==> trial 7 <==
// error_correction
module error_correction # (
    parameter puf_sig_length     = 256,
    parameter ipid_N             = 16
)
(
    input                                clk,
    input                                rst_n,
    input        [1:0]                   pcm_instruction,
    input        [puf_sig_length-1:0]    pcm_puf_in,
    input                                pcm_puf_in_valid,
    input        [$clog2(ipid_N)-1:0]    pcm_ipid_number,
    output logic [puf_sig_length-1:0]    pcm_puf_out,
    output logic                         pcm_puf_out_valid,
    output logic                         pcm_S_c  
);  
typedef enum logic [1:0] {IDLE, PROVISION_ID, CORRECT_SIG} state_t;
state_t state_r; 
logic [(6*(puf_sig_length/16))-1:0] parity_bits [0:ipid_N-1];
wire [puf_sig_length-1:0] temp_corrected_out; 
genvar j;
generate
    for (j =0; j < puf_sig_length/16; j++) begin
        error_module errorX (.data(pcm_puf_in[((j+1)*16)-1:j*16]), .parity(parity_bits[pcm_ipid_number][((j+1)*6)-1:j*6]), .corrected_out(temp_corrected_out[((j+1)*16)-1:j*16]));
    end 
endgenerate 
always @(posedge clk) begin
    if (state_r == PROVISION_ID && pcm_puf_in_valid) begin
        for (int i = 0; i < puf_sig_length/16; i++) begin
            parity_bits[pcm_ipid_number][0+(6*i)] <= pcm_puf_in[2+(16*i)] ^ pcm_puf_in[5+(16*i)] ^ pcm_puf_in[7+(16*i)] ^ pcm_puf_in[9+(16*i)] ^ pcm_puf_in[11+(16*i)] ^ pcm_puf_in[14+(16*i)];
            parity_bits[pcm_ipid_number][1+(6*i)] <= pcm_puf_in[1+(16*i)] ^ pcm_puf_in[4+(16*i)] ^ pcm_puf_in[7+(16*i)] ^ pcm_puf_in[8+(16*i)] ^ pcm_puf_in[10+(16*i)] ^ pcm_puf_in[13+(16*i)] ^ pcm_puf_in[14+(16*i)] ^ pcm_puf_in[15+(16*i)];
            parity_bits[pcm_ipid_number][2+(6*i)] <= pcm_puf_in[0+(16*i)] ^ pcm_puf_in[4+(16*i)] ^ pcm_puf_in[5+(16*i)] ^ pcm_puf_in[6+(16*i)] ^ pcm_puf_in[9+(16*i)] ^ pcm_puf_in[10+(16*i)] ^ pcm_puf_in[11+(16*i)] ^ pcm_puf_in[12+(16*i)] ^ pcm_puf_in[14+(16*i)] ^ pcm_puf_in[15+(16*i)];
            parity_bits[pcm_ipid_number][3+(6*i)] <= pcm_puf_in[0+(16*i)] ^ pcm_puf_in[1+(16*i)] ^ pcm_puf_in[2+(16*i)] ^ pcm_puf_in[3+(16*i)] ^ pcm_puf_in[4+(16*i)] ^ pcm_puf_in[9+(16*i)] ^ pcm_puf_in[10+(16*i)] ^ pcm_puf_in[11+(16*i)] ^ pcm_puf_in[12+(16*i)] ^ pcm_puf_in[13+(16*i)] ^ pcm_puf_in[14+(16*i)] ^ pcm_puf_in[15+(16*i)];
  ...
Settings: LEC_CHECK=0, CAP_MARGIN=20, CORE_MARGIN=2, CORE_UTILIZATION=64, CTS_CLUSTER_SIZE=54, HOLD_SLACK_MARGIN=0.3, SETUP_SLACK_MARGIN=0.33, SLEW_MARGIN=20; clock period 2.21 ns.
run.sh (not shown) runs the stock make flow with config.mk's settings and CLKGATE_MAP_FILE=.
==> inputs of trial 9, as changes to trial 7 <==
--- a/flow/config.mk
+++ b/flow/config.mk
@@ -7,8 +7,6 @@
 export LEC_CHECK = 0
 export CAP_MARGIN = 20
 export CORE_MARGIN = 2
-export CORE_UTILIZATION = 64
-export CTS_CLUSTER_SIZE = 54
-export HOLD_SLACK_MARGIN = 0.3
-export SETUP_SLACK_MARGIN = 0.33
+export CORE_UTILIZATION = 30
+export PLACE_DENSITY = 0.6
 export SLEW_MARGIN = 20
==> flow/constraint.sdc (replaced) <==
create_clock -name core_clock -period 3.88 [get_ports {clk}]
set_input_delay 0.7760 -clock core_clock [delete_from_list [all_inputs] [get_ports {clk}]]
set_output_delay 0.7760 -clock core_clock [all_outputs]
set_load 0.01 [all_outputs]
==> results <==
| metric | trial 9 | trial 7 |
|---|---|---|
| Power density cells | 612 mW/mm2 | 1110 mW/mm2 |
| Maximum number of pins on one net before global-route repair | 169 | 92 |
| Result of the run | timing/DRC/antenna clean | failed layout checks |
| Reasons for failing layout checks | - | setup timing |
| Crit path DRT | 4540 ps | 2880 ps |
| Global routing usage on met1 | 21.2% | 49.2% |
| Cell Count, Final, Fillers Out | 9143 | 8047 |
| Share of total power consumed by net switching | 29.5% | 32.9% |
| Area after DPL | 0.0935 mm2 | 0.0970 mm2 |
| Die area | 0.273 mm2 | 0.129 mm2 |
| Destination of the critical timing path | pcm_puf_out[110] | pcm_puf_out[53] |
| Crit path buffers/inverters | 5 | 1 |
| Combinational power share | 27.2% | 36.4% |
| Worst Setup Slack post-DPL | -176 ps | -1440 ps |
| Clock-cell share of area | 6.53% | 5.55% |
| P_int | 0.0433 W | 0.0815 W |
| Tap cell count | 3552 | 1650 |
| Source of the worst register-to-register timing path | parity_bits[10][50] | parity_bits[11][20] |
| Number of buffers added for setup after CTS | 0 | 100 |
| Launch point of the critical path | pcm_ipid_number[0] | parity_bits[11][20] |
| Biggest fanout along the worst timing path | 21 | 4 |
Power figures rest on the tool's default switching activity, not on a simulated workload.
